## cu_engine
module cu_engine (
    input  clk, nrst,
    input  [71:0] filter, 
    input  [23:0] data_in,
    input  [ 8:0] pe_en_ctrl,
    output [15:0] pe_out
);
Size: about 2900 cells after synthesis, ~120 I/O pins, about 27000 um^2 of cells after synthesis.
make LEC_CHECK=0 CAP_MARGIN=20 CORE_MARGIN=2 CORE_UTILIZATION=72 CTS_CLUSTER_SIZE=50 MAX_ROUTING_LAYER=met4 PLACE_DENSITY=0.67 SLEW_MARGIN=20 finish   # period 5.11 ns
run.sh (not shown) runs the stock make flow with config.mk's settings and CLKGATE_MAP_FILE=.
The starting point finished with setup timing left.
Then changed:
- CORE_UTILIZATION: 72 -> 51
- CTS_CLUSTER_SIZE: 50 -> default
- MAX_ROUTING_LAYER: met4 -> default
- PLACE_DENSITY: 0.67 -> default
- clock period: 5.11 -> 5.78 ns (I/O delays scaled with it)
Effect: The changed run completed and failed the layout checks on setup timing. Via count drops by 8.5%. Total power is lower by 22%. Sequential cell count stays the same. Clock power drops by about 10%. Non-clock buffer count drops by 168. Cell count came out higher by about 1.3%.
Then changed:
- CORE_UTILIZATION: 51 -> 40
- CTS_CLUSTER_DIAMETER: default -> 334
- CTS_CLUSTER_SIZE: default -> 98
- TNS_END_PERCENT: default -> 35
- clock period: 5.78 -> 6.2 ns (I/O delays scaled with it)
=> With this change the flow finished with timing, DRC and antenna clean. Utilization falls by 13 points. Combinational power falls by about 20%. Clock-buffer cell count rises by 2. Power falls by 14%. Die area rises by 27%. Sequential power falls by about 7%. Synthesized area does not change. Via count falls by about 1.5%. Hold slack is worse by 23 ps. Design area falls by about 1.4%. Synthesized cell count does not change.
Then changed:
- CORE_UTILIZATION: 40 -> 66
- CTS_CLUSTER_DIAMETER: 334 -> default
- CTS_CLUSTER_SIZE: 98 -> default
- TNS_END_PERCENT: 35 -> default
- clock period: 6.2 -> 5.08 ns (I/O delays scaled with it)
What happened: The changed run finished but failed the layout checks on setup timing; via count came out higher by 7.9%; combinational power rose by 54%; worst hold slack is better by 5.9 ps; non-clock buffer count came out higher by 264; final cell count shrinks by 1.9%; core utilization climbs by 34 points; register-to-register slack degrades by 1000 ps; power rises by 48%; design area rises by 6.2%; flip-flop count does not change.

========
Starting RTL as in the previous note.
==> flow/config.mk <==
export PLATFORM = sky130hd
export DESIGN_NAME = cu_engine
export DESIGN_NICKNAME = cu_engine
export VERILOG_FILES = /design/flow/design.v
export SDC_FILE = /design/flow/constraint.sdc
export NUM_CORES = 4
export LEC_CHECK = 0
export CAP_MARGIN = 0
export CORE_MARGIN = 2
export CORE_UTILIZATION = 70
export CTS_CLUSTER_DIAMETER = 360
export CTS_CLUSTER_SIZE = 36
export HOLD_SLACK_MARGIN = 0.29
export SETUP_SLACK_MARGIN = -0.33
export SLEW_MARGIN = 20
export TNS_END_PERCENT = 5
==> flow/constraint.sdc <==
create_clock -name core_clock -period 3.47 [get_ports {clk}]
set_input_delay 0.6940 -clock core_clock [delete_from_list [all_inputs] [get_ports {clk}]]
set_output_delay 0.6940 -clock core_clock [all_outputs]
set_load 0.01 [all_outputs]
The first run completed, yet does not pass: negative setup slack.
Edit:
==> flow/config.mk (replaced) <==
export PLATFORM = sky130hd
export DESIGN_NAME = cu_engine
export DESIGN_NICKNAME = cu_engine
export VERILOG_FILES = /design/flow/design.v
export SDC_FILE = /design/flow/constraint.sdc
export NUM_CORES = 4
export LEC_CHECK = 0
export CAP_MARGIN = 20
export CORE_MARGIN = 2
export CORE_UTILIZATION = 40
export SLEW_MARGIN = 20
==> flow/constraint.sdc (replaced) <==
create_clock -name core_clock -period 6.2 [get_ports {clk}]
set_input_delay 1.2400 -clock core_clock [delete_from_list [all_inputs] [get_ports {clk}]]
set_output_delay 1.2400 -clock core_clock [all_outputs]
set_load 0.01 [all_outputs]
The new run completed with no timing, DRC or antenna violations. Core utilization shrinks by 44 points. Flip-flop count does not change. Design area shrinks by 11%. Register-to-register slack improved by 2.5 ns. Wire length shrinks by 18%. Setup slack improved by 2.3 ns.
Edit:
--- a/flow/config.mk
+++ b/flow/config.mk
@@ -7,5 +7,6 @@
 export LEC_CHECK = 0
 export CAP_MARGIN = 20
-export CORE_MARGIN = 2
+export CORE_MARGIN = 9
 export CORE_UTILIZATION = 40
+export PLACE_DENSITY_LB_ADDON = 0.07
 export SLEW_MARGIN = 20
Result:
- core utilization grows by 0.10 points
- wire length grows by a few percent
- sequential cell count is unchanged
- final area barely changes
- maximum frequency is about the same
- combinational power stays flat
- via count shrinks slightly
- die area grows by roughly a tenth
- clock-buffer cell count shrinks by 1
- sequential power is about the same
- global-route usage shrinks by 1.3 points
Edit:
--- a/flow/config.mk
+++ b/flow/config.mk
@@ -7,6 +7,9 @@
 export LEC_CHECK = 0
 export CAP_MARGIN = 20
-export CORE_MARGIN = 9
-export CORE_UTILIZATION = 40
-export PLACE_DENSITY_LB_ADDON = 0.07
+export CORE_MARGIN = 7
+export CORE_UTILIZATION = 66
+export CTS_CLUSTER_DIAMETER = 148
+export CTS_CLUSTER_SIZE = 98
+export PLACE_DENSITY = 0.39
 export SLEW_MARGIN = 20
+export TNS_END_PERCENT = 5
What happened: The new run ran to the end with no violations. Maximum frequency hardly moves. Clock skew rises by 0.0036 ns. Die area falls by 39%.

========
== build 92 ==
cu_engine again, from the RTL that the note above started with.
Settings: LEC_CHECK=0, ABC_AREA=0, CAP_MARGIN=25, CELL_PAD_IN_SITES_GLOBAL_PLACEMENT=3, CORE_MARGIN=2, CORE_UTILIZATION=40, CTS_CLUSTER_DIAMETER=83, GPL_TIMING_DRIVEN=0, HOLD_SLACK_MARGIN=0.1, MIN_ROUTING_LAYER=met2, SLEW_MARGIN=20, TNS_END_PERCENT=80; clock period 5.24 ns.
To summarise build 92: no stage aborted, but the layout did not pass its checks, failing on negative setup slack.
The inputs of build 97 differ from those of build 92 as listed below.
- swapping 0 for 1 in GPL_TIMING_DRIVEN
- clearing HOLD_SLACK_MARGIN, which used to be 0.1
- swapping 5.24 for 9.81 in the clock period (ns, I/O delays scaled along)
==> results <==
Across build 92 and build 97, a clean result was obtained everywhere but in build 92. Post-route cell area: build 97 better than build 92. [build 97] count of non-CTS buffers in the layout fell 19 relative to build 92. Looking only at worst clock skew, and setting everything else aside, the higher value of build 97 and build 92 goes to build 97.
[inputs] build 71 vs build 97
- CELL_PAD_IN_SITES_GLOBAL_PLACEMENT no longer set, was 3
- CAP_MARGIN now 20, was 25
- TNS_END_PERCENT no longer set, was 80
- CORE_UTILIZATION now 11, was 40
- MIN_ROUTING_LAYER no longer set, was met2
- GPL_TIMING_DRIVEN no longer set, was 1
- ABC_AREA no longer set, was 0
- CTS_CLUSTER_DIAMETER no longer set, was 83
- the clock period (ns, I/O delays scaled along) now 7.95, was 9.81
--- outcome ---
[build 71] wire length of the first global-routing pass rose 7.6% relative to build 97. Build 97 → build 71: summed area of non-filler cells in the final layout rose by 2900 um2, largest stage delay on the critical path rose by 0.04 ns, iteration count of the initial detailed-routing pass fell by 39, total power rose by about 30%.
Here is what was changed in the inputs of build 35 compared with build 71.
- putting TNS_END_PERCENT at 10 where nothing was set
- putting ABC_AREA at 1 where nothing was set
- putting GPL_ROUTABILITY_DRIVEN at 0 where nothing was set
- swapping 11 for 72 in CORE_UTILIZATION
- swapping 7.95 for 3.7 in the clock period (ns, I/O delays scaled along)
FAIL: build 35; every other run in build 35 and build 71 is clean
Complete run, failing final checks: build 35, reason negative setup slack.
Number of global-route vias before repair delta for build 35 relative to build 71: 35% higher
Per the comparison of build 35 with build 71, global-route wire length before repair went up 10%; count of inverters other than clock inverters in the layout went up about 100%; die width went down 290 um; final-report setup violation count went up 103.
The final reports for build 35 and build 71 show overall routed net length higher in the former.
Build 35 against build 71: data required time of the critical path decreased 3.40 ns; worst setup slack decreased 2.38 ns; final critical-path share of the clock period increased 55 points; switching power increased 13 mW; worst reg-to-reg path cell count increased 3.
No activity file was given, so power comes from the tool's default toggle rates.
